<file path="constraint.sdc">
create_clock -name core_clock -period 22.1 [get_ports {clk}]
set_input_delay 4.4200 -clock core_clock [delete_from_list [all_inputs] [get_ports {clk}]]
set_output_delay 4.4200 -clock core_clock [all_outputs]
set_load 0.01 [all_outputs]
</file>
<file path="run.sh">
#!/bin/bash
# the make line also repeats each setting of config.mk as NAME=value (left out here)
make -C /OpenROAD-flow-scripts/flow DESIGN_CONFIG=/design/flow/config.mk WORK_HOME=/design/flow/orfs CLKGATE_MAP_FILE= finish
</file>
<file path="design.v">
`timescale 1ns / 1ps
module clockDivider(input clk, rst, output reg clk_out, output tick);
reg [31:0] count; 
parameter n = 20;
always @ (posedge(clk), posedge(rst)) begin 
if (rst == 1'b1)
count <= 32'b0;
else if (count == n-1)
count <= 32'b0;
else
count <= count + 1;
end
always @ (posedge(clk), posedge(rst)) begin
if (rst == 1'b1)
clk_out <= 1'b0;
else if (count == n-1)
  clk_out <= ~clk_out;
else
 clk_out <= clk_out;
end
assign tick = (count == n-1) & ~clk_out;
endmodule
`timescale 1ns / 1ps
module refreshCounter(
input clk,
input rst,
input en,
output reg[1:0] refreshcounter
    );
    always@(posedge clk, posedge rst)
    if (rst)
    refreshcounter <= 2'd0;
    else if (en)
    refreshcounter <= refreshcounter +1; 
endmodule
`timescale 1ns / 1ps
module anodeControl(
input [1:0] refreshcounter,
output reg [3:0] anode
    );
    always @(refreshcounter)
    begin 
    case(refreshcounter)
    2'b00:
      anode= 4'b1110;
    2'b01:
      anode= 4'b1101;
    2'b10:
      anode= 4'b1011;
    2'b11:
      anode= 4'b0111;
      endcase
      end
endmodule
`timescale 1ns / 1ps
module increment(
input clk,
input rst,
input en,
input button,
output reg [3:0]in 
    );
        reg push_f;
       reg push_sync;
       reg push_sync_f;
       wire push_edge;
       always@(posedge clk, posedge rst) begin
       if (rst) begin
           push_f <= 1'b0;
           push_sync <= 1'b0;
       end else if (en) begin
           push_f <= button;
           push_sync <= push_f;    
       end
       end
       always @(posedge clk, posedge rst) begin
       if (rst) begin
           push_sync_f <= 1'b0;
       end else if (en) begin
           push_sync_f <= push_sync;
           end
       end
       assign push_edge = push_sync & ~push_sync_f;
       always @(posedge clk, posedge rst)
       begin
       if(rst)begin
       in<=0;
       end
       else if (en && push_edge)
       begin
          if (in!=9)
          in<=in+1;
          else
          in<=0;
          end
      end
endmodule
module operations(
input clk,
input en,
input [4:0] operation,
input reset,
input [3:0] dig1, dig2, dig3, dig4,
output reg [13:0] result,
output reg  negative_sign,
output reg dot
    );
    reg [7:0] num1, num2;
    always @(posedge clk) begin
      if (en) begin
        if (reset == 1) begin
            num1 <= 0;
            num2 <= 0;
        end
        else begin
            num1 <= (dig1 * 10) + dig2;
            num2 <= (dig3 * 10) + dig4;
        end
      end
    end
    always @(posedge (clk))
     begin
      if (en) begin
        if (reset == 1) begin
            result <= 16'b0;
             negative_sign <= 0;
             dot<=0;
        end
        else if (operation[0] == 1) begin     
            result <= num1 + num2;
             negative_sign <= 0;
             dot<=1;
        end
        else if (operation[1] == 1) begin     
          if (num1==num2) begin
                      result <= 0;
                      negative_sign <= 0;
                      dot<=1;
                  end
            if (num1>num2) begin
                result <= num1 - num2;
                negative_sign <= 0;
                dot<=1;
            end
            if (num2>num1) begin
                result <= num2 - num1;
                negative_sign <=  1;
                dot<=1;
            end
        end
        else if (operation[2] == 1) begin     
            result <= num1 * num2;
             negative_sign <= 0;
             dot<=1;
        end
        else if (operation[3] == 1) begin     
            result <= (num2 == 0) ? 14'd0 : num1 / num2;
             negative_sign <= 0;
            dot<=1;
        end
         else if (operation[4] == 1) begin     
                   result<= (num1 *100) + num2;
                    negative_sign <= 0;
                   dot<=0;
               end
        else
        begin
        result<= (num1 *100) + num2;
        negative_sign <= 0;
        dot<=0;
        end
      end
   end
endmodule
`timescale 1ns / 1ps
module seperate_results(input clk,
input en,
input [13:0] result,
output reg [3:0] final1, final2, final3, final4
    );
    always @(posedge clk) begin
        if (en) begin
        final1<= (result)%10;
        final2<= (result/10)%10;
        final3<= (result/100)%10;
        final4<= (result/1000)%10;
        end
    end
endmodule
module seven_seg(
input clk,
input rst,
input en,
input [3:0] in,
input dot,
output reg [7:0] out
    );
    always @(posedge(clk)) begin
                  if (en) begin
                    case(in)
                        4'b0000:             
                        out[6:0] <= 7'b0000001;    
                        4'b0001:             
                         out[6:0] <= 7'b1001111;
                        4'b0010:             
                         out[6:0] <= 7'b0010010; 
                        4'b0011:             
                         out[6:0] <= 7'b0000110;
                        4'b0100:             
                         out[6:0] <= 7'b1001100;
                        4'b0101:             
                         out[6:0] <= 7'b0100100;
                        4'b0110:             
                         out[6:0] <= 7'b0100000;
                        4'b0111:             
                         out[6:0] <= 7'b0001111;
                        4'b1000:             
                         out[6:0] <= 7'b0000000;
                        4'b1001:             
                         out[6:0] <= 7'b0000100;
                        4'b1010: 
                         out[6:0] <= 7'b1111110;                        
                        default:
                         out[6:0] <= out[6:0];
                    endcase 
                    out[7] <= dot;
                  end
    end
endmodule
`timescale 1ns / 1ps
module BCDcontrol(
input [7:0] digit1,
input [7:0] digit2,
input [7:0] digit3,
input [7:0] digit4,
input [1:0] refreshcounter,
output reg [7:0] outDigit
    );
    always @(*)
        begin 
        case(refreshcounter)
        2'd0:
          outDigit= digit1;
        2'd1:
          outDigit= digit2;
        2'd2:
          outDigit= digit3;
        2'd3:
          outDigit= digit4;
          endcase
          end
endmodule
module topmodule( input clk,
input rst,
output [3:0] anode,
output [7:0] cathode,
input B1, B2, B3, B4,
input [4:0] operation);
wire refreshclock;
wire refreshtick;
wire [1:0] refreshcounter;
wire [3:0] digit1;
wire [3:0] digit2;
wire [3:0] digit3;
wire [3:0] digit4;
wire [7:0] digit1disp;
wire [7:0] digit2disp;
wire [7:0] digit3disp;
wire [7:0] digit4disp;
wire dot;
wire [3:0] final1, final2, final3, final4; 
wire [13:0] result;     
wire negative_sign;                
clockDivider refreshclockGenerator( .clk(clk),.clk_out(refreshclock),.tick(refreshtick),.rst(rst));
refreshCounter counter(.clk(clk),.rst(rst),.en(refreshtick),.refreshcounter(refreshcounter));
anodeControl anodeControl(.refreshcounter(refreshcounter),.anode(anode));
increment case1(.clk(clk), .en(refreshtick), .rst(rst),.button(B1),.in(digit1));
increment case2(.clk(clk), .en(refreshtick), .rst(rst),.button(B2),.in(digit2));
increment case3(.clk(clk), .en(refreshtick), .rst(rst),.button(B3),.in(digit3));
increment case4(.clk(clk), .en(refreshtick), .rst(rst),.button(B4),.in(digit4));
operations operate(.clk(clk), .en(refreshtick),.operation(operation), .reset(rst), .dig1(digit1), .dig2(digit2), .dig3(digit3),.dig4(digit4), .result(result), .negative_sign(negative_sign),.dot(dot));
seperate_results seperate(.clk(clk), .en(refreshtick), .result(result), .final1(final1), .final2(final2), .final3(final3), .final4(final4));
seven_seg display1(.clk(clk), .en(refreshtick),.in(final1),.dot(1'b1),.rst(rst),.out(digit1disp));
seven_seg display2(.clk(clk), .en(refreshtick),.in(final2),.dot(1'b1),.rst(rst),.out(digit2disp));
seven_seg display3(.clk(clk), .en(refreshtick),.in(final3),.dot(dot),.rst(rst),.out(digit3disp));
seven_seg display4(.clk(clk), .en(refreshtick),.in((negative_sign) ? 4'b1010 : final4),.dot(1'b1),.rst(rst),.out(digit4disp)); 
BCDcontrol control(.digit1(digit1disp), .digit2(digit2disp),.digit3(digit3disp), .digit4(digit4disp),.refreshcounter(refreshcounter),.outDigit(cathode));
endmodule
</file>
<file path="config.mk">
export PLATFORM = sky130hd
export DESIGN_NAME = topmodule
export DESIGN_NICKNAME = topmodule
export VERILOG_FILES = /design/flow/design.v
export SDC_FILE = /design/flow/constraint.sdc
export NUM_CORES = 4
export LEC_CHECK = 0
export CAP_MARGIN = 20
export CORE_MARGIN = 2
export CORE_UTILIZATION = 62
export SLEW_MARGIN = 20
</file>
==> load_flow_metrics.sql, run 1 <==
-- physical implementation figures
INSERT INTO impl_metrics (metric_group, metric, value, unit) VALUES
('critical_path', 'crit_top_cell', 'o21a_1', ''),
('sta', 'worst_slew_pin_slew', '1.026', 'ns'),
('power', 'leakage', '10.52', 'nW'),
('die', 'floorplan.io_pins', '23', ''),
('finish', 'stdcell_area', '23650', 'sq um'),
('sta', 'fin_worst_skew', '0.007466', 'ns'),
('finish', 'nNetsFinal', '2993', ''),
('critical_path', 'r2r.worst_path.cells', '142', ''),
('power', 'netSwitchingFraction', '23.39', '%'),
('sta', 'fin_tns_setup', '-4.356', 'ns'),
('placed_design', 'dp.final_hpwl', '42090', 'um'),
('sta', 'worst_slew_margin_rel', '31.36', '%'),
('power', 'worst_ir_drop_vdd', '0.00005175', 'V'),
('sta', 'min_period', '25.01', 'ns'),
('synth', 'synth_compound_gate_area_share', '24.81', '%'),
('power', 'power.net_switching', '0.1323', 'mW'),
('synth', 'synth.yosys.chip_area', '20390', 'sq um'),
('hold_path', 'min_from', 'operate.dot$_SDFFCE_PP0P_', ''),
('clocking', 'cts_inserted_buffers', '17', ''),
('die', 'die_width', '185.3', 'um'),
('critical_path', 'regToRegEndpoint', 'operate.result[0]$_SDFFCE_PP0P_', ''),
('grt', 'antenna_found_initial', '3', ''),
('synth', 'synth-async-reset-ratio', '45.00', '%'),
('grt', 'vias_in_the_first_global_route', '19390', ''),
('die', 'floorplan.rows', '66', ''),
('grt', 'global_route_wire_length_before_repair', '93320', 'um'),
('critical_path', 'reg2reg_setup_slack', '-2.91', 'ns'),
('clocking', 'holdBufCountCts', '0', ''),
('placed_design', 'placement.setup.worst_slack', '-3.086', 'ns'),
('power', 'pg_comb', '0.0136', 'mW'),
('die', 'chip_area', '34350', 'sq um'),
('hold_path', 'number_of_cells_on_the_worst_hold_path', '0', ''),
('critical_path', 'cp-startpoint', 'operate.num1[6]$_SDFFCE_PP0P_', ''),
('sta', 'layout_setup_ws', '-2.905', 'ns'),
('critical_path', 'critical-path-top-delay-family', 'AND-OR/OR-AND gates', ''),
('synth', 'xor_area_share', '7.003', '%'),
('critical_path', 'worst_path_largest_cell_delay', '0.41', 'ns'),
('clocking', 'latency_at_later_pin', '0.43', 'ns'),
('run_status', 'outcome', 'failed layout checks', ''),
('clocking', 'clkTransAtPathRegs', '0.06', 'ns'),
('hold_path', 'min_delay_worst_endpoint', 'display3.out[7]$_DFFE_PP_', ''),
('clocking', 'ctsLongestPathBuffers', '2', ''),
('critical_path', 'crit_path_max_fanout', '6', ''),
('synth', 'post_synth_tally_of_flip_flops_with_integrated_enable', '77', ''),
('critical_path', 'worstSetupEndpoint', 'operate.result[0]$_SDFFCE_PP0P_', ''),
('route', 'vias', '20130', ''),
('synth', 'seq_area_frac_synth', '19.08', '%'),
('critical_path', 'startpoint_of_the_worst_slack_reg_to_reg_timing_path', 'operate.num1[6]$_SDFFCE_PP0P_', ''),
('synth', 'ys_top_logic_family', 'AND-OR/OR-AND gates', ''),
('power', 'power.clock.total', '0.278', 'mW'),
('route', 'detail_route.wirelength', '56980', 'um'),
('sta', 'rsz0062_at_grt', 'yes', ''),
('synth', 'yosys.cell_types.count', '109', ''),
('critical_path', 'worstSetupEndpointType', 'flop', ''),
('power', 'combinationalPowerShare', '2.4', '%'),
('critical_path', 'crit_cells', '142', ''),
('sta', 'setup_viol', '2', ''),
('flow_run', 'maxCapViolations', '0', ''),
('synth', 'synth_top_cell_by_area', 'ha_1', ''),
('synth', 'post_synth_inst_count', '2530', ''),
('placed_design', 'numPortBuffers', '21', ''),
('run_status', 'so.violations', 'negative setup slack', ''),
('hold_path', 'hold_path_class', 'reg2reg', ''),
('critical_path', 'worstPathArrival', '25.18', 'ns'),
('power', 'power.share.clock', '49.1', '%'),
('finish', 'final_core_util', '72.88', '%'),
('critical_path', 'cp_slowest_cell', 'edfxtp_1', ''),
('sta', 'slew_viol_final', '0', ''),
('route', 'remaining_drc_errors', '0', ''),
('synth', 'netlist.top_cell.by_instances', 'nor2_1', ''),
('synth', 'postSynth.topFlopCell', 'edfxtp_1', '');
## metal layers
layer	up-vias	track usage [%]	share of wire (%)
li1	9728	-	-
met1	9607	40.46	42
met2	626	57.21	48
met3	167	5.269	5.4
met4	0	15.33	4.1
met5	-	0	0
## final cells by class
cell class,count,area (sq um)
sequential,140,3889
inverter,161,610.6
fill,2542,8801
clock buffer,18,450.4
clock inverter,14,126.4
tap,442,553.0
multi-input combinational,2109,15750
timing repair buffer,295,2275
antenna,1,2.502
## repair_timing
| action | CTS | global route |
|---|---|---|
| endpoints found under the setup margin | 2 | 3 |
| pin swaps | 36 | 11 |
| gates resized | 26 | 19 |
| setup buffers | 56 | 26 |
## through the flow
stage               power (mW)  cells  hold slack [ns]
floorplan               0.2882   2530           0.4003
global placement        0.2927   3065           0.4107
detailed placement      0.2929   3065           0.4143
CTS                     0.5704   3153           0.4292
global route            0.5827   3180           0.4416
finish                  0.5658   3180           0.4244
==> run 2: changes to the inputs <==
ABC_AREA = 1   (was not set)
CELL_PAD_IN_SITES_DETAIL_PLACEMENT = 2   (was not set)
CELL_PAD_IN_SITES_GLOBAL_PLACEMENT = 0   (was not set)
CORE_ASPECT_RATIO = 0.67   (was not set)
CORE_UTILIZATION = 18   (was 62)
MAX_ROUTING_LAYER = met5   (was not set)
MIN_ROUTING_LAYER = met1   (was not set)
PLACE_DENSITY = 0.42   (was not set)
SETUP_SLACK_MARGIN = 5.0   (was not set)
SLEW_MARGIN = 30   (was 20)
clock period = 23.5 ns   (was 22.1 ns; I/O delays follow)
==> load_flow_metrics.sql, run 2 <==
-- physical implementation figures
INSERT INTO impl_metrics (metric_group, metric, value, unit) VALUES
('run_status', 'outcome', 'timing/DRC/antenna clean', ''),
('critical_path', 'worst_path_largest_cell_delay', '0.52', 'ns'),
('synth', 'synth_top_cell_by_area', 'ha_1', ''),
('placed_design', 'gp_congestion', '0.8575', ''),
('clocking', 'clkTransAtPathRegs', '0.07', 'ns'),
('grt', 'gr-usage-all-layers', '13.28', '%'),
('critical_path', 'r2r.worst_path.cells', '156', ''),
('synth', 'synth_flops', '140', ''),
('finish', 'area_delta_synth_final', '27.34', '%'),
('synth', 'synth.cell_area', '20160', 'sq um'),
('sta', 'worst_slew_margin_rel', '38.81', '%'),
('power', 'pg_comb', '0.0153', 'mW'),
('power', 'leakage', '12.97', 'nW'),
('critical_path', 'regToRegEndpoint', 'operate.result[0]$_SDFFCE_PP0P_', ''),
('critical_path', 'cp_slowest_cell', 'edfxtp_1', ''),
('flow_run', 'warnings', '66', ''),
('critical_path', 'crit_cells', '156', ''),
('grt', 'vias_in_the_first_global_route', '22750', ''),
('die', 'die_width', '412.8', 'um'),
('route', 'viasPerCell', '4.440', ''),
('sta', 'holdWs', '0.4399', 'ns'),
('critical_path', 'crit_path_max_fanout', '8', ''),
('power', 'power.share.clock', '51.0', '%'),
('sta', 'setup_viol', '0', ''),
('sta', 'fin_worst_skew', '0.01733', 'ns'),
('synth', 'seq_area_frac_synth', '19.29', '%'),
('route', 'detail-route-antenna-nets', '0', ''),
('grt', 'grt_start_max_net_pins', '50', ''),
('clocking', 'ctsLongestPathBuffers', '2', ''),
('synth', 'xor_area_share', '6.474', '%'),
('flow_run', 'maxCapViolations', '0', ''),
('die', 'chip_area', '114700', 'sq um'),
('synth', 'yosysTopAreaCellShare', '13.16', '%'),
('synth', 'ys_top_logic_family', 'simple AND/OR/NAND/NOR gates', ''),
('synth', 'synth.yosys.chip_area', '20160', 'sq um'),
('critical_path', 'critPathKind', 'reg2reg', ''),
('synth', 'synth.area.top_cells', 'ha_1 13%, nand2_1 13%, edfxtp_1 11%', ''),
('synth', 'synth-async-reset-ratio', '45.00', '%'),
('placed_design', 'numPortBuffers', '21', ''),
('grt', 'globalRouteOverflowTotal', '0', ''),
('route', 'vias', '21130', ''),
('critical_path', 'critical-path-top-delay-family', 'AND-OR/OR-AND gates', ''),
('synth', 'synth.area.mux_share', '0.09931', '%'),
('hold_path', 'hold_path_class', 'reg2reg', ''),
('die', 'floorplan.io_pins', '23', ''),
('power', 'power.density_cell_area', '21.73', 'nW/um^2'),
('sta', 'finalHoldViolCount', '0', ''),
('clocking', 'clock_tree_from_tritoncts', 'done', ''),
('synth', 'floorplan.nets', '3269', ''),
('power', 'maxPowerGroup', 'clock', ''),
('route', 'detail_route.wirelength', '80220', 'um'),
('power', 'combinationalPowerShare', '2.7', '%'),
('synth', 'post_synth_inst_count', '3000', ''),
('clocking', 'cts_root_buffer', 'clkbuf_16', ''),
('placed_design', 'dp.final_hpwl', '56970', 'um'),
('die', 'floorplan.rows', '100', ''),
('route', 'remaining_drc_errors', '0', ''),
('critical_path', 'reg2reg_setup_slack', '0.85', 'ns'),
('synth', 'synth_compound_gate_area_share', '13.66', '%'),
('placed_design', 'placedInstanceArea', '22410', 'sq um'),
('die', 'floorplan.initialDensity', '18.14', '%'),
('sta', 'final_critical_path_share_of_the_clock_period', '96.38', '%'),
('critical_path', 'worstPathArrival', '22.84', 'ns'),
('die', 'fp.dieH', '277.9', 'um'),
('route', 'drt_iter0_drcs', '860', ''),
('sta', 'worst_slew_pin_slew', '0.9168', 'ns'),
('route', 'dr_wl_cell', '16.86', 'um'),
('sta', 'slew_viol_final', '0', ''),
('power', 'power.clock.total', '0.285', 'mW'),
('power', 'intPower', '0.4208', 'mW'),
('synth', 'netlist.top_cell.by_instances', 'nand2_1', ''),
('route', 'detail_route.first_pass.iterations', '5', ''),
('finish', 'nNetsFinal', '3534', ''),
('die', 'design.core.area', '111100', 'sq um'),
('clocking', 'holdBufCountCts', '0', ''),
('synth', 'synthesis.area_per_instance', '6.719', 'sq um'),
('grt', 'antenna_found_initial', '3', ''),
('sta', 'rsz0062_at_grt', 'yes', ''),
('synth', 'post_synth_fa_ha_maj_area_fraction', '17.73', '%'),
('synth', 'synth.top_cells.by_count', '677 x nand2_1, 495 x inv_1, 297 x nor2_1', ''),
('clocking', 'cts_inserted_buffers', '17', ''),
('synth', 'post_synth_tally_of_flip_flops_with_integrated_enable', '77', ''),
('critical_path', 'worst_setup_path_start_kind', 'flop', ''),
('critical_path', 'cp-startpoint', 'operate.num2[3]$_SDFFCE_PP0P_', ''),
('clocking', 'cts.htree.levels', '4', ''),
('synth', 'synth_simple_gate_area_share', '31.42', '%'),
('synth', 'postSynth.topFlopCell', 'edfxtp_1', ''),
('hold_path', 'min_from', 'operate.dot$_SDFFCE_PP0P_', ''),
('critical_path', 'worstSetupEndpointType', 'flop', ''),
('power', 'power.net_switching', '0.1369', 'mW'),
('finish', 'stdcell_area', '25670', 'sq um'),
('hold_path', 'number_of_cells_on_the_worst_hold_path', '0', ''),
('critical_path', 'critical_path.n_buffers_inverters', '32', ''),
('synth', 'ys_cells', '3000', ''),
('sta', 'max_freq', '44.15', 'MHz'),
('sta', 'layout_setup_ws', '0.8517', 'ns'),
('grt', 'global_route_wire_length_before_repair', '124000', 'um'),
('power', 'p_seq', '0.258', 'mW'),
('synth', 'synthesis.yosys.warnings', '8', ''),
('power', 'pwr-share-seq', '46.2', '%'),
('critical_path', 'startpoint_of_the_worst_slack_reg_to_reg_timing_path', 'operate.num2[3]$_SDFFCE_PP0P_', ''),
('hold_path', 'min_delay_worst_endpoint', 'display3.out[7]$_DFFE_PP_', ''),
('critical_path', 'cp_data_required_time', '23.69', 'ns'),
('clocking', 'cts.sinks', '140', ''),
('placed_design', 'placement.setup.worst_slack', '-0.6515', 'ns'),
('sta', 'min_period', '22.65', 'ns'),
('power', 'netSwitchingFraction', '24.55', '%'),
('power', 'worst_ir_drop_vdd', '0.00004697', 'V'),
('finish', 'final.fill_count', '13270', ''),
('critical_path', 'worstSetupEndpoint', 'operate.result[0]$_SDFFCE_PP0P_', ''),
('synth', 'yosys.cell_types.count', '64', ''),
('critical_path', 'crit_top_cell', 'a21o_1', ''),
('clocking', 'latency_at_later_pin', '0.45', 'ns');
## run 2: layout make-up
class,count,area (sq um),share of cell area [%]
Clock buffer,19,464.2,1.808
Tap cell,1479,1851,7.209
Clock inverter,13,140.1,0.5459
Timing Repair Buffer,306,2380,9.271
Inverter,526,2012,7.838
Multi-Input combinational cell,2274,14930,58.16
Sequential cell,140,3889,15.15
Antenna cell,2,5.005,0.01950
## run 2: metrics by stage
stage	TNS [ns]	std cells	power [mW]	utilization, %
2_1_floorplan	0	3000	0.2708	-
5_1_grt	-0.4432	4759	0.5774	23.10
4_1_cts	0	4700	0.5677	22.34
3_3_place_gp	0	4484	0.2775	20.17
6_report	0	4759	0.5578	23.10
3_5_place_dp	-0.6515	4484	0.2777	20.17
## run 2: what timing repair did
item | in CTS | in global routing
gates cloned | 0 | 0
buffers inserted | 184 | 57
resized | 110 | 91
pin swaps | 93 | 106
setup endpoints to repair | 3 | 4
## run 2: metal layers
| metal | vias to the layer above | wire length (um) | GRT usage [%] |
|---|---|---|---|
| met5 | - | 0 | 0 |
| met3 | 73 | 2248 | 1.344 |
| li1 | 10270 | - | - |
| met4 | 0 | 1195 | 2.247 |
| met1 | 10520 | 39660 | 18.98 |
| met2 | 268 | 37120 | 21.68 |
==> run 3: changes to the inputs <==
ABC_AREA = 0   (was 1)
CELL_PAD_IN_SITES_DETAIL_PLACEMENT = not set   (was 2)
CELL_PAD_IN_SITES_GLOBAL_PLACEMENT = 2   (was 0)
CORE_ASPECT_RATIO = not set   (was 0.67)
CORE_MARGIN = 7   (was 2)
CORE_UTILIZATION = 40   (was 18)
CTS_CLUSTER_SIZE = 65   (was not set)
MAX_ROUTING_LAYER = not set   (was met5)
MIN_ROUTING_LAYER = not set   (was met1)
PLACE_DENSITY = not set   (was 0.42)
SETUP_SLACK_MARGIN = not set   (was 5.0)
SLEW_MARGIN = 20   (was 30)
TNS_END_PERCENT = 75   (was not set)
clock period = 32.0 ns   (was 23.5 ns; I/O delays follow)
==> load_flow_metrics.sql, run 3 <==
-- physical implementation figures
INSERT INTO impl_metrics (metric_group, metric, value, unit) VALUES
('critical_path', 'reg2reg_setup_slack', '2.52', 'ns'),
('clocking', 'clock_tree_from_tritoncts', 'done', ''),
('power', 'power.net_switching', '0.08368', 'mW'),
('power', 'netSwitchingFraction', '21.18', '%'),
('synth', 'post_synth_inst_count', '2530', ''),
('synth', 'synthesis.area_per_instance', '8.058', 'sq um'),
('hold_path', 'hold_path_class', 'reg2reg', ''),
('sta', 'worst_slew_margin_rel', '35.96', '%'),
('power', 'p_seq', '0.190', 'mW'),
('clocking', 'cts_inserted_buffers', '17', ''),
('critical_path', 'cp_slowest_cell', 'edfxtp_1', ''),
('clocking', 'holdBufCountCts', '0', ''),
('placed_design', 'dp.final_hpwl', '44800', 'um'),
('finish', 'final.fill_count', '5079', ''),
('sta', 'setup_viol', '0', ''),
('power', 'maxPowerGroup', 'clock', ''),
('run_status', 'outcome', 'timing/DRC/antenna clean', ''),
('route', 'detail_route.wirelength', '58570', 'um'),
('sta', 'fin_worst_skew', '0.01756', 'ns'),
('critical_path', 'cp-startpoint', 'operate.num1[6]$_SDFFCE_PP0P_', ''),
('route', 'detailroute.wirelength.met3', '1763', 'um'),
('sta', 'worst_slew_pin_slew', '0.9457', 'ns'),
('grt', 'global_route_wire_length_before_repair', '94300', 'um'),
('critical_path', 'r2r.worst_path.cells', '133', ''),
('placed_design', 'numPortBuffers', '21', ''),
('critical_path', 'crit_cells', '133', ''),
('finish', 'layout.area.seq', '3889', 'sq um'),
('finish', 'area_delta_synth_final', '7.242', '%'),
('synth', 'synth_simple_gate_area_share', '21.27', '%'),
('die', 'die_width', '239.8', 'um'),
('power', 'power.density_cell_area', '18.07', 'nW/um^2'),
('flow_run', 'maxCapViolations', '0', ''),
('finish', 'logic_area', '15410', 'sq um'),
('grt', 'antenna_found_initial', '0', ''),
('synth', 'synth_flops', '140', ''),
('synth', 'yosysTopAreaCellShare', '13.01', '%'),
('synth', 'synth_top_cell_by_area', 'ha_1', ''),
('critical_path', 'worstSetupEndpointType', 'flop', ''),
('critical_path', 'crit_path_max_fanout', '14', ''),
('route', 'remaining_drc_errors', '0', ''),
('die', 'floorplan.rows', '82', ''),
('hold_path', 'min_delay_worst_endpoint', 'case4.in[0]$_DFFE_PP0P_', ''),
('synth', 'post_synth_fa_ha_maj_area_fraction', '18.19', '%'),
('synth', 'netlist.top_cell.by_instances', 'nor2_1', ''),
('route', 'vias', '18500', ''),
('synth', 'synth.top_cells.by_count', '239 x nor2_1, 212 x ha_1, 190 x nand2_1', ''),
('route', 'dr_wl_cell', '18.43', 'um'),
('synth', 'xor_area_share', '7.003', '%'),
('placed_design', 'gp_congestion', '0.8963', ''),
('critical_path', 'worstSetupEndpoint', 'operate.result[0]$_SDFFCE_PP0P_', ''),
('power', 'worst_ir_drop_vdd', '0.00003001', 'V'),
('placed_design', 'placedInstanceArea', '21250', 'sq um'),
('synth', 'postSynth.topFlopCell', 'edfxtp_1', ''),
('synth', 'synth-async-reset-ratio', '45.00', '%'),
('clocking', 'cts.htree.levels', '4', ''),
('critical_path', 'regToRegEndpoint', 'operate.result[0]$_SDFFCE_PP0P_', ''),
('synth', 'synth.cell_area', '20390', 'sq um'),
('die', 'floorplan.io_pins', '23', ''),
('critical_path', 'worstPathArrival', '29.63', 'ns'),
('route', 'drt_iter0_drcs', '1143', ''),
('route', 'antenna-diode-count', '0', ''),
('synth', 'ys_top_logic_family', 'AND-OR/OR-AND gates', ''),
('die', 'chip_area', '57480', 'sq um'),
('critical_path', 'startpoint_of_the_worst_slack_reg_to_reg_timing_path', 'operate.num1[6]$_SDFFCE_PP0P_', ''),
('finish', 'nNetsFinal', '2761', ''),
('critical_path', 'critical_path.n_buffers_inverters', '10', ''),
('die', 'design.core.area', '50170', 'sq um'),
('power', 'power.clock.total', '0.196', 'mW'),
('route', 'viasPerCell', '5.823', ''),
('clocking', 'latency_at_later_pin', '0.42', 'ns'),
('route', 'detail_route.first_pass.iterations', '5', ''),
('power', 'leakage', '9.381', 'nW'),
('die', 'fp.dieH', '239.8', 'um'),
('sta', 'min_period', '29.48', 'ns'),
('route', 'met1Wirelength', '27510', 'um'),
('hold_path', 'min_from', 'case4.in[0]$_DFFE_PP0P_', ''),
('critical_path', 'worst_setup_path_start_kind', 'flop', ''),
('synth', 'yosys.cell_types.count', '109', ''),
('critical_path', 'critPathKind', 'reg2reg', ''),
('sta', 'slew_viol_final', '0', ''),
('synth', 'floorplan.nets', '2799', ''),
('synth', 'synthesis.yosys.warnings', '8', ''),
('grt', 'gr-usage-all-layers', '19.91', '%'),
('sta', 'fin_tns_setup', '0', 'ns'),
('route', 'detail-route-antenna-nets', '0', ''),
('sta', 'max_freq', '33.92', 'MHz'),
('clocking', 'clkTransAtPathRegs', '0.06', 'ns'),
('sta', 'finalHoldViolCount', '0', ''),
('power', 'power.share.clock', '49.6', '%'),
('critical_path', 'critical-path-top-delay-family', 'AND-OR/OR-AND gates', ''),
('sta', 'final_critical_path_share_of_the_clock_period', '92.12', '%'),
('synth', 'synth.area.top_cells', 'ha_1 13%, edfxtp_1 11%, dfrtp_1 7.7%', ''),
('grt', 'grt_start_max_net_pins', '64', ''),
('grt', 'vias_in_the_first_global_route', '17490', ''),
('route', 'highest-signal-layer', 'met4', ''),
('die', 'floorplan.initialDensity', '40.63', '%'),
('synth', 'seq_area_frac_synth', '19.08', '%'),
('route', 'routed-wl-met2', '28360', 'um'),
('flow_run', 'warnings', '65', ''),
('power', 'pwr-share-seq', '48.0', '%'),
('finish', 'stdcell_area', '21860', 'sq um'),
('synth', 'synth_compound_gate_area_share', '24.81', '%'),
('power', 'pg_comb', '0.00943', 'mW'),
('clocking', 'cts_root_buffer', 'clkbuf_16', ''),
('power', 'intPower', '0.3114', 'mW'),
('critical_path', 'cp_data_required_time', '32.15', 'ns'),
('clocking', 'ctsLongestPathBuffers', '2', ''),
('synth', 'post_synth_tally_of_flip_flops_with_integrated_enable', '77', ''),
('synth', 'ys_cells', '2530', ''),
('critical_path', 'worst_path_largest_cell_delay', '0.73', 'ns'),
('sta', 'rsz0062_at_grt', 'no', ''),
('synth', 'synth.yosys.chip_area', '20390', 'sq um'),
('synth', 'synth.area.mux_share', '4.229', '%'),
('hold_path', 'number_of_cells_on_the_worst_hold_path', '1', ''),
('critical_path', 'crit_top_cell', 'o21a_1', ''),
('clocking', 'cts.sinks', '140', ''),
('grt', 'globalRouteOverflowTotal', '0', ''),
('power', 'combinationalPowerShare', '2.4', '%');
run 3: timing repair:
item,4_1_cts,5_1_grt
setup buffers,0,3
gates resized,0,1
endpoints found under the setup margin,0,1
run 3: layout make-up:
type	instances	share of cell area, %
inverter	161	2.787
clock inverter	11	0.4750
multi-input combinational	2109	70.47
tap	672	3.846
sequential	140	17.79
clock buffer	21	2.255
timing repair buffer	63	2.381
run 3: through the flow:
step	hold slack (ns)	util (%)	power, mW	setup slack, ns	instances
finish	0.4770	43.58	0.3951	2.521	3177
global placement	0.4625	42.33	0.2028	2.390	3141
global route	0.5008	43.58	0.4087	0.1851	3177
detailed placement	0.4666	42.35	0.2028	1.948	3142
CTS	0.4758	43.54	0.4004	1.852	3174
floorplan	0.4003	-	0.1990	5.611	2530
run 3: layer usage:
layer	global-route usage (%)	up-vias
met5	0	-
met2	34.89	284
li1	-	9263
met3	2.232	49
met4	3.697	0
met1	26.52	8903
==> run 4: changes to the inputs <==
ABC_AREA = 1   (was 0)
CELL_PAD_IN_SITES_DETAIL_PLACEMENT = 2   (was not set)
CELL_PAD_IN_SITES_GLOBAL_PLACEMENT = 3   (was 2)
CORE_ASPECT_RATIO = 0.67   (was not set)
CORE_MARGIN = 2   (was 7)
CORE_UTILIZATION = 18   (was 40)
CTS_CLUSTER_DIAMETER = 225   (was not set)
CTS_CLUSTER_SIZE = 100   (was 65)
MAX_ROUTING_LAYER = met5   (was not set)
MIN_ROUTING_LAYER = met2   (was not set)
PLACE_DENSITY = 0.42   (was not set)
SETUP_SLACK_MARGIN = 5.0   (was not set)
SLEW_MARGIN = 30   (was 20)
TNS_END_PERCENT = not set   (was 75)
clock period = 23.5 ns   (was 32.0 ns; I/O delays follow)
==> load_flow_metrics.sql, run 4 <==
-- physical implementation figures
INSERT INTO impl_metrics (metric_group, metric, value, unit) VALUES
('run_status', 'outcome', 'timing/DRC/antenna clean', ''),
('route', 'viasPerCell', '5.983', ''),
('critical_path', 'worst_setup_path_start_kind', 'flop', ''),
('critical_path', 'crit_path_max_fanout', '10', ''),
('grt', 'grt_start_max_net_pins', '73', ''),
('synth', 'synth_compound_gate_area_share', '13.66', '%'),
('finish', 'final.fill_count', '13070', ''),
('critical_path', 'cp_slowest_cell', 'edfxtp_1', ''),
('sta', 'slew_viol_final', '0', ''),
('placed_design', 'placement.setup.worst_slack', '-0.5808', 'ns'),
('sta', 'worst_slew_pin_slew', '0.8021', 'ns'),
('sta', 'setup_viol', '0', ''),
('critical_path', 'worstSetupEndpointType', 'flop', ''),
('synth', 'synthesis.yosys.warnings', '8', ''),
('critical_path', 'critical_path.n_buffers_inverters', '51', ''),
('critical_path', 'critPathKind', 'reg2reg', ''),
('synth', 'ys_top_logic_family', 'simple AND/OR/NAND/NOR gates', ''),
('clocking', 'cts_root_buffer', 'clkbuf_16', ''),
('synth', 'synth_simple_gate_area_share', '31.42', '%'),
('grt', 'gr-usage-all-layers', '23.26', '%'),
('critical_path', 'regToRegEndpoint', 'operate.result[0]$_SDFFCE_PP0P_', ''),
('flow_run', 'warnings', '68', ''),
('synth', 'post_synth_tally_of_flip_flops_with_integrated_enable', '77', ''),
('critical_path', 'startpoint_of_the_worst_slack_reg_to_reg_timing_path', 'operate.num2[3]$_SDFFCE_PP0P_', ''),
('die', 'fp.dieH', '277.9', 'um'),
('synth', 'synth.area.top_cells', 'ha_1 13%, nand2_1 13%, edfxtp_1 11%', ''),
('synth', 'synth.area.mux_share', '0.09931', '%'),
('finish', 'finished_layout_cells', '4882', ''),
('synth', 'synth.top_cells.by_count', '677 x nand2_1, 495 x inv_1, 297 x nor2_1', ''),
('power', 'leakage', '13.55', 'nW'),
('critical_path', 'cp-startpoint', 'operate.num2[3]$_SDFFCE_PP0P_', ''),
('synth', 'xor_area_share', '6.474', '%'),
('critical_path', 'crit_top_cell', 'buf_4', ''),
('sta', 'rsz0062_at_grt', 'yes', ''),
('synth', 'floorplan.nets', '3269', ''),
('power', 'power.share.clock', '50.9', '%'),
('critical_path', 'reg2reg_setup_slack', '0.82', 'ns'),
('sta', 'layout_setup_ws', '0.8220', 'ns'),
('clocking', 'ctsLongestPathBuffers', '2', ''),
('power', 'worst_ir_drop_vdd', '0.00004551', 'V'),
('synth', 'post_synth_inst_count', '3000', ''),
('die', 'floorplan.initialDensity', '18.14', '%'),
('power', 'netSwitchingFraction', '25.19', '%'),
('clocking', 'holdBufCountCts', '0', ''),
('route', 'drt_iter0_drcs', '2148', ''),
('flow_run', 'maxCapViolations', '0', ''),
('die', 'design.core.area', '111100', 'sq um'),
('synth', 'synthesis.area_per_instance', '6.719', 'sq um'),
('power', 'p_seq', '0.258', 'mW'),
('synth', 'yosysTopAreaCellShare', '13.16', '%'),
('route', 'detail-route-antenna-nets', '0', ''),
('synth', 'synth_flops', '140', ''),
('critical_path', 'cp_data_required_time', '23.81', 'ns'),
('sta', 'fin_worst_skew', '0.01472', 'ns'),
('critical_path', 'r2r.worst_path.cells', '168', ''),
('finish', 'stdcell_area', '26660', 'sq um'),
('clocking', 'clock_tree_from_tritoncts', 'done', ''),
('die', 'chip_area', '114700', 'sq um'),
('clocking', 'cts_inserted_buffers', '17', ''),
('clocking', 'latency_at_later_pin', '0.46', 'ns'),
('route', 'detail_route.wirelength', '89270', 'um'),
('hold_path', 'min_from', 'operate.dot$_SDFFCE_PP0P_', ''),
('sta', 'holdWs', '0.4478', 'ns'),
('sta', 'max_freq', '44.10', 'MHz'),
('grt', 'global_route_wire_length_before_repair', '136800', 'um'),
('synth', 'synth_top_cell_by_area', 'ha_1', ''),
('synth', 'seq_area_frac_synth', '19.29', '%'),
('critical_path', 'crit_cells', '168', ''),
('finish', 'final_core_util', '23.99', '%'),
('grt', 'globalRouteOverflowTotal', '0', ''),
('grt', 'antenna_found_initial', '2', ''),
('sta', 'fin_tns_setup', '0', 'ns'),
('power', 'finalPower', '0.5603', 'mW'),
('clocking', 'cts.htree.levels', '4', ''),
('placed_design', 'dp.final_hpwl', '69800', 'um'),
('clocking', 'cts.sinks', '140', ''),
('finish', 'area_delta_synth_final', '32.23', '%'),
('critical_path', 'worstPathArrival', '22.99', 'ns'),
('placed_design', 'dp_cells', '4686', ''),
('placed_design', 'gp_congestion', '0.8378', ''),
('die', 'floorplan.rows', '100', ''),
('power', 'maxPowerGroup', 'clock', ''),
('power', 'combinationalPowerShare', '3.1', '%'),
('synth', 'synth-async-reset-ratio', '45.00', '%'),
('clocking', 'clkTransAtPathRegs', '0.07', 'ns'),
('placed_design', 'placedInstanceArea', '23940', 'sq um'),
('sta', 'final_critical_path_share_of_the_clock_period', '96.50', '%'),
('die', 'die_width', '412.8', 'um'),
('synth', 'netlist.top_cell.by_instances', 'nand2_1', ''),
('critical_path', 'worst_path_largest_cell_delay', '0.50', 'ns'),
('route', 'dr_wl_cell', '18.29', 'um'),
('synth', 'ys_cells', '3000', ''),
('synth', 'synth.cell_area', '20160', 'sq um'),
('critical_path', 'critical-path-top-delay-family', 'AND-OR/OR-AND gates', ''),
('power', 'power.net_switching', '0.1411', 'mW'),
('hold_path', 'hold_path_class', 'reg2reg', ''),
('finish', 'nNetsFinal', '3658', ''),
('synth', 'synth.yosys.chip_area', '20160', 'sq um'),
('hold_path', 'number_of_cells_on_the_worst_hold_path', '0', ''),
('route', 'remaining_drc_errors', '0', ''),
('power', 'power.clock.total', '0.285', 'mW'),
('power', 'pwr-share-seq', '46.0', '%'),
('hold_path', 'min_delay_worst_endpoint', 'display3.out[7]$_DFFE_PP_', ''),
('sta', 'min_period', '22.68', 'ns'),
('synth', 'yosys.cell_types.count', '64', ''),
('power', 'pg_comb', '0.0174', 'mW'),
('power', 'power.density_cell_area', '21.02', 'nW/um^2'),
('sta', 'finalHoldViolCount', '0', ''),
('sta', 'worst_slew_margin_rel', '45.96', '%'),
('synth', 'postSynth.topFlopCell', 'edfxtp_1', ''),
('synth', 'post_synth_fa_ha_maj_area_fraction', '17.73', '%'),
('placed_design', 'numPortBuffers', '21', ''),
('power', 'intPower', '0.4192', 'mW'),
('route', 'detail_route.first_pass.iterations', '5', ''),
('critical_path', 'worstSetupEndpoint', 'operate.result[0]$_SDFFCE_PP0P_', ''),
('grt', 'vias_in_the_first_global_route', '35270', ''),
('die', 'floorplan.io_pins', '23', ''),
('route', 'vias', '29210', '');
==> run 4: what timing repair did <==
action / CTS / global route
gates resized: 92 / 121
setup endpoints to repair: 3 / 4
pin swaps: 67 / 120
buffers inserted: 116 / 47
==> run 4: final cells by class <==
type	count	area [sq um]	share of cell area [%]
inverter	526	1999	7.501
sequential	140	3889	14.59
clock buffer	19	464.2	1.741
timing repair buffer	430	3342	12.54
clock inverter	13	123.9	0.4647
multi-input combinational	2274	14980	56.21
tap	1479	1851	6.942
antenna	1	2.502	0.009388
==> run 4: per-layer routing <==
layer | vias up | part of all wire (%) | track usage, %
met5 | - | 0.89 | 5.971
met4 | 20 | 1.3 | 1.744
met3 | 166 | 49 | 38.58
met2 | 7940 | 49 | 23.33
met1 | 10630 | 0 | -
li1 | 10450 | - | -
Power figures rest on the tool's default switching activity, not on a simulated workload.
